the baseline:
// MAC_Unit
module MAC_Unit #(parameter WIDTH=32) (
    input logic clk,
    input logic reset,
    input  logic [WIDTH-1:0] a,
    input  logic [WIDTH-1:0] b,
    output logic [WIDTH*2-1:0] result
);
For scale: ~4,400 cells after synthesis, ~130 I/O pins.
clock: 9.19 ns
lec_check: 0
abc_area: 0
cap_margin: 5
cell_pad_in_sites_detail_placement: 2
cell_pad_in_sites_global_placement: 1
core_aspect_ratio: 0.93
core_margin: 6
core_utilization: 40
cts_cluster_diameter: 249
place_density_lb_addon: 0.1
slew_margin: 35
tns_end_percent: 25
run.sh (not shown) runs the stock make flow with config.mk's settings and CLKGATE_MAP_FILE=.
Input changes introduced in the candidate (baseline for comparison: the baseline):
Settings: changing SLEW_MARGIN from 35 to 20; removing ABC_AREA (formerly 0); removing CELL_PAD_IN_SITES_GLOBAL_PLACEMENT (formerly 1); changing CORE_MARGIN from 6 to 2; removing TNS_END_PERCENT (formerly 25); changing CAP_MARGIN from 5 to 20; changing CORE_UTILIZATION from 40 to 72; changing PLACE_DENSITY_LB_ADDON from 0.1 to 0.26; removing CELL_PAD_IN_SITES_DETAIL_PLACEMENT (formerly 2); removing CTS_CLUSTER_DIAMETER (formerly 249); removing CORE_ASPECT_RATIO (formerly 0.93); changing the clock period (ns, I/O delays scaled along) from 9.19 to 7.36.
Findings:
- The candidate finished every stage; the final checks, however, were not passed, the failures being setup timing.
- The candidate against the baseline: fraction of the cycle the final worst path needs rose 16 points; die extent in y saw a decrease; slack of the worst reg-to-reg path shows a reduction of 1.32 ns.
- The candidate vs the baseline — met1 track demand over resource rose 17 points.
- Uppermost metal layer occupied by signal nets: met4 -> the baseline, met5 -> the candidate
- The candidate vs. the baseline: die area fell by 53,000 um2, placer's final routability congestion estimate rose by 11%.

---

run A:
MAC_Unit again, from the RTL that the note above started with.
Settings: LEC_CHECK=0, ABC_AREA=0, CAP_MARGIN=5, CELL_PAD_IN_SITES_DETAIL_PLACEMENT=2, CELL_PAD_IN_SITES_GLOBAL_PLACEMENT=1, CORE_ASPECT_RATIO=0.93, CORE_MARGIN=6, CORE_UTILIZATION=40, CTS_CLUSTER_DIAMETER=249, MAX_ROUTING_LAYER=met4, PLACE_DENSITY_LB_ADDON=0.1, SLEW_MARGIN=35, TNS_END_PERCENT=25; clock period 9.19 ns.
Having completed the whole flow, run A delivered a layout that passed the timing, design-rule and antenna checks.
#### Input delta (run B over run A)
==> flow/config.mk <==
export PLATFORM = sky130hd
export DESIGN_NAME = MAC_Unit
export DESIGN_NICKNAME = MAC_Unit
export VERILOG_FILES = /design/flow/design.v
export SDC_FILE = /design/flow/constraint.sdc
export NUM_CORES = 4
export LEC_CHECK = 0
export CAP_MARGIN = 20
export CORE_MARGIN = 2
export CORE_UTILIZATION = 72
export PLACE_DENSITY_LB_ADDON = 0.24
export SLEW_MARGIN = 20
==> flow/constraint.sdc <==
create_clock -name core_clock -period 7.29 [get_ports {clk}]
set_input_delay 1.4580 -clock core_clock [delete_from_list [all_inputs] [get_ports {clk}]]
set_output_delay 1.4580 -clock core_clock [all_outputs]
set_load 0.01 [all_outputs]
### Flow results
Run B vs run A, critical path depth went down by 4.2%. | final clock period utilization by the worst path | higher: run B |. Run B vs run A, cell with the biggest individual delay on the critical path: sky130_fd_sc_hd__fa_1 vs sky130_fd_sc_hd__dfrtp_1. Row total setup violations reported at the end of the flow: run B higher / run A lower. Although run B finished all stages, its layout failed final checks on setup timing. Run B packs its core more tightly than run A. Going from run A to run B, cell area moved up, sequential share of layout area moved down. Lower length in cells of the worst reg-to-reg path was reported by run B, not run A.
> inputs changed (run B -> run C)
--- a/flow/config.mk
+++ b/flow/config.mk
@@ -10,3 +10,4 @@
 export CORE_UTILIZATION = 72
-export PLACE_DENSITY_LB_ADDON = 0.24
+export PLACE_DENSITY = 0.35
+export SETUP_SLACK_MARGIN = 2.23
 export SLEW_MARGIN = 20
==> flow/constraint.sdc <==
create_clock -name core_clock -period 8.96 [get_ports {clk}]
set_input_delay 1.7920 -clock core_clock [delete_from_list [all_inputs] [get_ports {clk}]]
set_output_delay 1.7920 -clock core_clock [all_outputs]
set_load 0.01 [all_outputs]
## What came out
Run C: PASS, flow complete, no timing, DRC or antenna violations. Maximum clock frequency: run C higher than run B. Sort run B and run C by worst endpoint required time desc -> top: run C. Delta(arrival time at the worst endpoint, run C - run B) < 0. Diff run B -> run C: utilization down 1.1 points, clock slew at the register clock pins of the worst setup and hold paths went down 0.02 ns, total wire length after detailed routing fell by about 3.7%. Delta (run C minus run B): wire length of the first global-routing pass picked up an extra 1100 um. When the final numbers for run B and run C were put side by side, the area added between synthesis and finish turned out to be greater in run B. Cell count (run C vs. run B) decreases slightly.
### run C -> run D
--- a/flow/config.mk
+++ b/flow/config.mk
@@ -9,5 +9,3 @@
 export CORE_MARGIN = 2
-export CORE_UTILIZATION = 72
-export PLACE_DENSITY = 0.35
-export SETUP_SLACK_MARGIN = 2.23
+export CORE_UTILIZATION = 40
 export SLEW_MARGIN = 20
==> flow/constraint.sdc <==
create_clock -name core_clock -period 8.79 [get_ports {clk}]
set_input_delay 1.7580 -clock core_clock [delete_from_list [all_inputs] [get_ports {clk}]]
set_output_delay 1.7580 -clock core_clock [all_outputs]
set_load 0.01 [all_outputs]
Findings:
Compared with run C, run D shows a lower first-pass GRT wire length. Summary of run D over run C: area added between synthesis and finish lower, period utilization higher. As far as final-layout setup total negative slack goes, run C and run D are indistinguishable; the numbers are identical. Run comparison: run C destination of the critical timing path mult_result[60]; run D destination of the critical timing path mult_result[59]. Compared with run C, run D instantiates a larger number of standard cells.
Setup changes, run D to run E
--- a/flow/config.mk
+++ b/flow/config.mk
@@ -7,5 +7,10 @@
 export LEC_CHECK = 0
+export ABC_AREA = 1
 export CAP_MARGIN = 20
 export CORE_MARGIN = 2
-export CORE_UTILIZATION = 40
+export CORE_UTILIZATION = 50
+export CTS_CLUSTER_DIAMETER = 383
+export CTS_CLUSTER_SIZE = 98
+export MAX_ROUTING_LAYER = met4
 export SLEW_MARGIN = 20
+export TNS_END_PERCENT = 30
==> flow/constraint.sdc <==
create_clock -name core_clock -period 9.0 [get_ports {clk}]
set_input_delay 1.8000 -clock core_clock [delete_from_list [all_inputs] [get_ports {clk}]]
set_output_delay 1.8000 -clock core_clock [all_outputs]
set_load 0.01 [all_outputs]
==> comparison <==
For highest attainable clock frequency, dividing the value from run E by the value from run D gives 1.08. Detailed route, run E vs run D: via total higher for run E. Going from run D to run E, synthesized area grew by more than 10%.
Input-level comparison between run F and run E:
--- a/flow/config.mk
+++ b/flow/config.mk
@@ -10,7 +10,4 @@
 export CORE_MARGIN = 2
-export CORE_UTILIZATION = 50
-export CTS_CLUSTER_DIAMETER = 383
-export CTS_CLUSTER_SIZE = 98
-export MAX_ROUTING_LAYER = met4
+export CORE_UTILIZATION = 62
+export CTS_CLUSTER_SIZE = 100
 export SLEW_MARGIN = 20
-export TNS_END_PERCENT = 30
==> flow/constraint.sdc <==
create_clock -name core_clock -period 4.49 [get_ports {clk}]
set_input_delay 0.8980 -clock core_clock [delete_from_list [all_inputs] [get_ports {clk}]]
set_output_delay 0.8980 -clock core_clock [all_outputs]
set_load 0.01 [all_outputs]
[summary]
[run F] flow finished | final checks: failed | reasons: setup timing. Sort run F and run E by post-layout period usage of the worst path desc -> top: run F. Against run E, run F comes in 10% higher on via count of the first global-routing pass. sky130_fd_sc_hd__dfrtp_1 as the standard cell with the maximum stage delay on the critical path was reported by run E, and sky130_fd_sc_hd__fa_1 by run F. Delta (run F minus run E): final critical-path required period now sits lower, largest stage delay on the critical path lower.

---

MAC_Unit again, from the RTL that the note above started with.
clock: 6.46 ns
lec_check: 0
abc_area: 0
cap_margin: 0
core_margin: 2
core_utilization: 72
cts_cluster_diameter: 305
cts_cluster_size: 42
hold_slack_margin: 0.29
place_density: 0.64
setup_slack_margin: 1.85
slew_margin: 20
The baseline reached the layout checks and failed them: negative setup slack.
==> next run, changes <==
HOLD_SLACK_MARGIN = -0.09   (was 0.29)
SETUP_SLACK_MARGIN = default   (was 1.85)
TNS_END_PERCENT = 5   (was default)
Outcome: The new run completed and failed the layout checks on negative setup slack; utilization falls by 3.2 points; non-clock buffer count falls by 65; maximum frequency rises by 5.7%; cell area falls by 3.6%; global-route usage falls by 2.1 points; die area stays the same; flip-flop count does not change.
==> next run, changes <==
ABC_AREA = default   (was 0)
CAP_MARGIN = 20   (was 0)
CORE_UTILIZATION = 18   (was 72)
CTS_CLUSTER_DIAMETER = default   (was 305)
CTS_CLUSTER_SIZE = default   (was 42)
HOLD_SLACK_MARGIN = default   (was -0.09)
PLACE_DENSITY = default   (was 0.64)
TNS_END_PERCENT = default   (was 5)
clock period = 8.79 ns   (was 6.46 ns; I/O delays follow)
The new run ran to the end with no violations.
Synthesized area stays the same.
Cell count increases by about 35%.
Clock skew increases by 0.0063 ns.
Global-route usage decreases by 29 points.
Wire length increases by about 6%.
Worst setup slack gets better by 1.4 ns.
Worst hold slack gets better by 0.0072 ns.
Design area decreases by 1.9%.
Via count decreases by 7.7%.
==> next run, changes <==
CORE_UTILIZATION = 72   (was 18)
clock period = 8.96 ns   (was 8.79 ns; I/O delays follow)
Effect: Synthesized cell count does not change; clock-buffer cell count does not change; cell area goes down by 5.7%.

---

Starting RTL as in the previous note.
make LEC_CHECK=0 ABC_AREA=1 CAP_MARGIN=20 CORE_MARGIN=2 CORE_UTILIZATION=72 CTS_CLUSTER_DIAMETER=376 CTS_CLUSTER_SIZE=98 HOLD_SLACK_MARGIN=-0.08 SLEW_MARGIN=20 TNS_END_PERCENT=5 finish   # period 4.88 ns
The starting point completed, yet does not pass: negative setup slack.
Then changed:
Settings changed: ABC_AREA 1 to not set, CORE_UTILIZATION 72 to 40, CTS_CLUSTER_DIAMETER 376 to not set, CTS_CLUSTER_SIZE 98 to not set, HOLD_SLACK_MARGIN -0.08 to not set, TNS_END_PERCENT 5 to not set.
Clock period 4.88 ns to 9.0 ns, I/O delays scaled along.
Result:
- The changed run completed without violations
- wire length shrinks by 13%
- cell count drops by 24%
- clock skew went down by 0.0075 ns
- worst hold slack barely changes
- clock-buffer cell count rose by 4
- design area falls by 16%
Then changed:
Settings changed: ABC_AREA set to 0, CORE_ASPECT_RATIO set to 0.5, CORE_MARGIN 2 to 7, CORE_UTILIZATION 40 to 64, CTS_CLUSTER_DIAMETER set to 258, CTS_CLUSTER_SIZE set to 98, MAX_ROUTING_LAYER set to met4, PLACE_DENSITY set to 0.42, TNS_END_PERCENT set to 30.
Outcome: The new run ran to the end with no violations; core utilization rose by 25 points; clock-buffer cell count falls by 4; sequential share of layout area rises by 0.20 points; cell count is lower by 8.9%; die size goes down by about 30%; final area falls by about 2%; routed wire length shrinks by about 2.7%; global-route usage rose by 9.9 points.
